==> v5: inputs <==
==> flow/design.v <==
`timescale 1ns/1ps
module top(
	input clk,
	input rst,
	input valid,
	input dir,
	input signed [31:0] n,
	output [31:0] zeroCount,
	output signed [31:0] xOut
);
	reg signed [31:0] xReg;
	wire signed [31:0] xNext;
	always @(posedge clk or posedge rst)begin
		if(rst) xReg<=32'sd50;
		else if(valid) xReg<=xNext;
	end
	assign xOut=xReg;
	wire signed[31:0] signedN;
	assign signedN=dir? n: -n;
	wire signed [31:0] addOut;
	wire signed [31:0] modOut;
	wire signed [31:0] normOut;
	wire zeroHit;
	adder uAdd(.a(xReg), .b(signedN), .sum(addOut));
	modulo uMod(.in(addOut), .out(modOut));
	normalize uNorm(.in(modOut), .out(normOut));
	comparator uCmp(.in(normOut), .zero(zeroHit));
	assign xNext=normOut;
	counter uCnt(
		.clk(clk),
		.rst(rst),
		.inc(valid&zeroHit),
		.count(zeroCount)
	);
endmodule
module adder(
	input signed [31:0] a,
	input signed [31:0] b,
	output signed [31:0] sum
);
	assign sum=a+b;
endmodule
module modulo(
	input signed [31:0] in,
	output signed [31:0] out
);
	assign out=in%100;
endmodule
module normalize(
	input signed [31:0] in,
	output signed [31:0] out
);
	assign out=(in<0)? (in+100): in;
endmodule
module comparator(
	input signed [31:0] in,
	output zero
);
	assign zero = (in==0);
endmodule
module counter(
	input clk,
	input rst,
	input inc,
	output reg [31:0] count
);
	always @(posedge clk or posedge rst)begin
		if(rst) count<=32'd0;
		else if(inc) count<=count+1;
	end
endmodule
==> flow/run.sh <==
#!/bin/bash
# the make line also repeats each setting of config.mk as NAME=value (left out here)
make -C /OpenROAD-flow-scripts/flow DESIGN_CONFIG=/design/flow/config.mk WORK_HOME=/design/flow/orfs CLKGATE_MAP_FILE= finish
==> flow/config.mk <==
export PLATFORM = sky130hd
export DESIGN_NAME = top
export DESIGN_NICKNAME = top
export VERILOG_FILES = /design/flow/design.v
export SDC_FILE = /design/flow/constraint.sdc
export NUM_CORES = 4
export LEC_CHECK = 0
export ABC_AREA = 1
export CAP_MARGIN = 20
export CORE_MARGIN = 2
export CORE_UTILIZATION = 71
export CTS_CLUSTER_DIAMETER = 232
export CTS_CLUSTER_SIZE = 71
export PLACE_DENSITY = 0.6
export SLEW_MARGIN = 20
==> flow/constraint.sdc <==
create_clock -name core_clock -period 27.4 [get_ports {clk}]
set_input_delay 5.4800 -clock core_clock [delete_from_list [all_inputs] [get_ports {clk}]]
set_output_delay 5.4800 -clock core_clock [all_outputs]
set_load 0.01 [all_outputs]
==> v21 (differences from v5) <==
ABC_AREA = not set   (was 1)
CAP_MARGIN = 25   (was 20)
CORE_UTILIZATION = 40   (was 71)
CTS_CLUSTER_DIAMETER = 274   (was 232)
CTS_CLUSTER_SIZE = not set   (was 71)
GPL_TIMING_DRIVEN = 0   (was not set)
MAX_ROUTING_LAYER = met4   (was not set)
PLACE_DENSITY = not set   (was 0.6)
==> flow/constraint.sdc (replaced) <==
create_clock -name core_clock -period 34.0 [get_ports {clk}]
set_input_delay 6.8000 -clock core_clock [delete_from_list [all_inputs] [get_ports {clk}]]
set_output_delay 6.8000 -clock core_clock [all_outputs]
set_load 0.01 [all_outputs]
==> v16 (differences from v5) <==
ABC_AREA = not set   (was 1)
CORE_MARGIN = 9   (was 2)
CORE_UTILIZATION = 59   (was 71)
CTS_CLUSTER_DIAMETER = not set   (was 232)
CTS_CLUSTER_SIZE = 100   (was 71)
GPL_ROUTABILITY_DRIVEN = 0   (was not set)
PLACE_DENSITY = not set   (was 0.6)
SETUP_SLACK_MARGIN = -2.0   (was not set)
TNS_END_PERCENT = 15   (was not set)
==> flow/constraint.sdc (replaced) <==
create_clock -name core_clock -period 34.0 [get_ports {clk}]
set_input_delay 6.8000 -clock core_clock [delete_from_list [all_inputs] [get_ports {clk}]]
set_output_delay 6.8000 -clock core_clock [all_outputs]
set_load 0.01 [all_outputs]
==> job_summary.md <==
### Yosys + OpenROAD results

| Metric | Value |
|---|---|
| Status | `timing/DRC/antenna clean` |
| Area share, top type | `11.2%` |
| Max_slew headroom | `between 20% and 30%` |
| Full die area | `28900 sq um` |
| Vias | `about 14000` |
| Worst path max stage delay | `0.86 ns` |
| Met1 usage | `a little under two fifths` |
| CP delay by family, top | `AND-OR/OR-AND gates` |
| TAP cells | `approximately 290` |
| Unique cell types | `roughly 140` |
| Reg-to-Reg End | `uCnt.count[15]` |
| Combinational share of cell area | `between 70% and 80%` |
# the run above: v16

==> job_summary.md <==
### Yosys + OpenROAD results

| Metric | Value |
|---|---|
| Status | `timing/DRC/antenna clean` |
| Full die area | `just under 20000 sq um` |
| Vias | `13800` |
| Met1 usage | `a little under half` |
| Clk sink count | `64` |
| Postcts setup bufs | `0` |
| Worst path max stage delay | `approximately 0.62 ns` |
| Core Util at FP | `slightly above 70%` |
| Unique cell types | `about 60` |
| CP delay by family, top | `simple AND/OR/NAND/NOR gates` |
| Reg-to-Reg End | `uCnt.count[19]` |
| Initial DRC count | `997` |
| CP endpoint kind | `flip-flop` |
# the run above: v5

==> job_summary.md <==
### Yosys + OpenROAD results

| Metric | Value |
|---|---|
| Vias | `14000` |
| Seq share, synth | `between 10% and 20%` |
| Worst path max stage delay | `0.98 ns` |
| TAP cells | `approximately 450` |
| Critical path's slowest cell | `a2111oi_0` |
| Post-synthesis adder-cell area fraction | `roughly 4.3%` |
| Area share, top type | `11.2%` |
| Status | `timing/DRC/antenna clean` |
| Max_slew headroom | `about 23%` |
| CP delay by family, top | `AND-OR/OR-AND gates` |
| Full die area | `35600 sq um` |
| Worst EP arrival | `31.96 ns` |
| Met1 usage | `around 30%` |
| Combinational share of cell area | `roughly three quarters` |
| Max-slew violations | `0` |
# the run above: v21


---

==> inputs of job 4689 <==
// top: RTL as listed in full above, without the edits since
==> flow/config.mk <==
export PLATFORM = sky130hd
export DESIGN_NAME = top
export DESIGN_NICKNAME = top
export VERILOG_FILES = /design/flow/design.v
export SDC_FILE = /design/flow/constraint.sdc
export NUM_CORES = 4
export LEC_CHECK = 0
export ABC_AREA = 1
export CAP_MARGIN = 20
export CORE_MARGIN = 2
export CORE_UTILIZATION = 72
export CTS_CLUSTER_DIAMETER = 229
export MAX_ROUTING_LAYER = met4
export PLACE_DENSITY_LB_ADDON = 0.2
export SLEW_MARGIN = 20
export TNS_END_PERCENT = 5
==> flow/constraint.sdc <==
create_clock -name core_clock -period 19.3 [get_ports {clk}]
set_input_delay 3.8600 -clock core_clock [delete_from_list [all_inputs] [get_ports {clk}]]
set_output_delay 3.8600 -clock core_clock [all_outputs]
set_load 0.01 [all_outputs]
run.sh (not shown) runs the stock make flow with config.mk's settings and CLKGATE_MAP_FILE=.
==> job 3872 (differences from job 4689) <==
- CORE_UTILIZATION: 72 -> 69
- HOLD_SLACK_MARGIN: not set -> -0.1
- PLACE_DENSITY: not set -> 0.62
- PLACE_DENSITY_LB_ADDON: 0.2 -> not set
==> flow/constraint.sdc (replaced) <==
create_clock -name core_clock -period 19.8 [get_ports {clk}]
set_input_delay 3.9600 -clock core_clock [delete_from_list [all_inputs] [get_ports {clk}]]
set_output_delay 3.9600 -clock core_clock [all_outputs]
set_load 0.01 [all_outputs]
==> impl_metrics.py <==
# Generated from Yosys and OpenROAD reports
metrics = {
    "floorplanning": {
        "coreArea_sq_mm": 0.0179,
        "fp_util_pct": 73.1,
        "rows": 49,
        "fp.dieH_um": 139,
        "chipWidth_um": 139,
    },
    "place": {
        "gp_congestion": 0.973,
        "dpl.hpwl_mm": 33.1,
        "place_inst": 2649,
        "dpl-instance-area_sq_mm": 0.0159,
        "place_ws_ns": -1.92,
    },
    "status": {
        "haltStage": "4_1_cts",
        "error": "[ERROR DPL-0033] detailed placement checks failed during check placement.",
        "outcome": "did not finish",
    },
    "synth": {
        "syn_area_per_cell_sq_um": 6.18,
        "fp_nets": 2194,
        "ys_cells": 2118,
        "largest_area_cell": "nand2_1",
    },
}
[end of results for job 4689]
==> impl_metrics.py <==
# Generated from Yosys and OpenROAD reports
metrics = {
    "status": {
        "outcome": "did not finish",
        "haltStage": "5_1_grt",
        "error": "[ERROR GRT-0232] Routing congestion too high. Check the congestion heatmap in the GUI.",
    },
    "floorplanning": {
        "fp_util_pct": 70.2,
        "coreArea_sq_mm": 0.0186,
        "chipWidth_um": 142,
        "rows": 50,
    },
    "place": {
        "dpl-instance-area_sq_mm": 0.0156,
        "place_ws_ns": -1.06,
        "dpl.hpwl_mm": 28.7,
        "place_inst": 2601,
    },
    "synth": {
        "largest_area_cell": "nand2_1",
        "ys_cells": 2118,
    },
}
[end of results for job 3872]

---

==> 02-10 <==
Starts from the design.v that is shown in full above.
Settings: LEC_CHECK=0, ABC_AREA=1, CAP_MARGIN=20, CORE_MARGIN=2, CORE_UTILIZATION=48, GPL_TIMING_DRIVEN=0, HOLD_SLACK_MARGIN=0.29, MAX_ROUTING_LAYER=met4, SLEW_MARGIN=20; clock period 34.0 ns.
==> 01-02 (differences from 02-10) <==
--- a/flow/config.mk
+++ b/flow/config.mk
@@ -10,6 +10,5 @@
 export CORE_MARGIN = 2
-export CORE_UTILIZATION = 48
-export GPL_TIMING_DRIVEN = 0
-export HOLD_SLACK_MARGIN = 0.29
-export MAX_ROUTING_LAYER = met4
+export CORE_UTILIZATION = 69
+export CTS_CLUSTER_SIZE = 99
 export SLEW_MARGIN = 20
+export TNS_END_PERCENT = 5
==> flow/constraint.sdc (replaced) <==
create_clock -name core_clock -period 22.1 [get_ports {clk}]
set_input_delay 4.4200 -clock core_clock [delete_from_list [all_inputs] [get_ports {clk}]]
set_output_delay 4.4200 -clock core_clock [all_outputs]
set_load 0.01 [all_outputs]
==> results <==
01-02 reached the layout checks and failed them: negative setup slack. 02-10 went through all stages and came out clean. In synthesized cell count, 02-10 and 01-02 do not differ. Against 01-02, the clock skew of 02-10 is higher by 0.81 ps. In 01-02 the routed wire length is larger than in 02-10, by about 34%. Of 02-10 and 01-02, 01-02 has the higher via count (gap about 17%, measured against 01-02). Against 01-02, the sequential share of layout area of 02-10 is higher by 1.0 points. Against 02-10, the setup slack of 01-02 is lower by 11000 ps. Of 02-10 and 01-02, 01-02 has the higher core utilization (gap 33 points). Critical path depth: 02-10 is higher than 01-02 (1). Between 01-02 and 02-10, the lower non-clock buffer count is in 02-10 (gap 61). In 01-02 the clock-buffer cell count is higher than in 02-10, by 1.
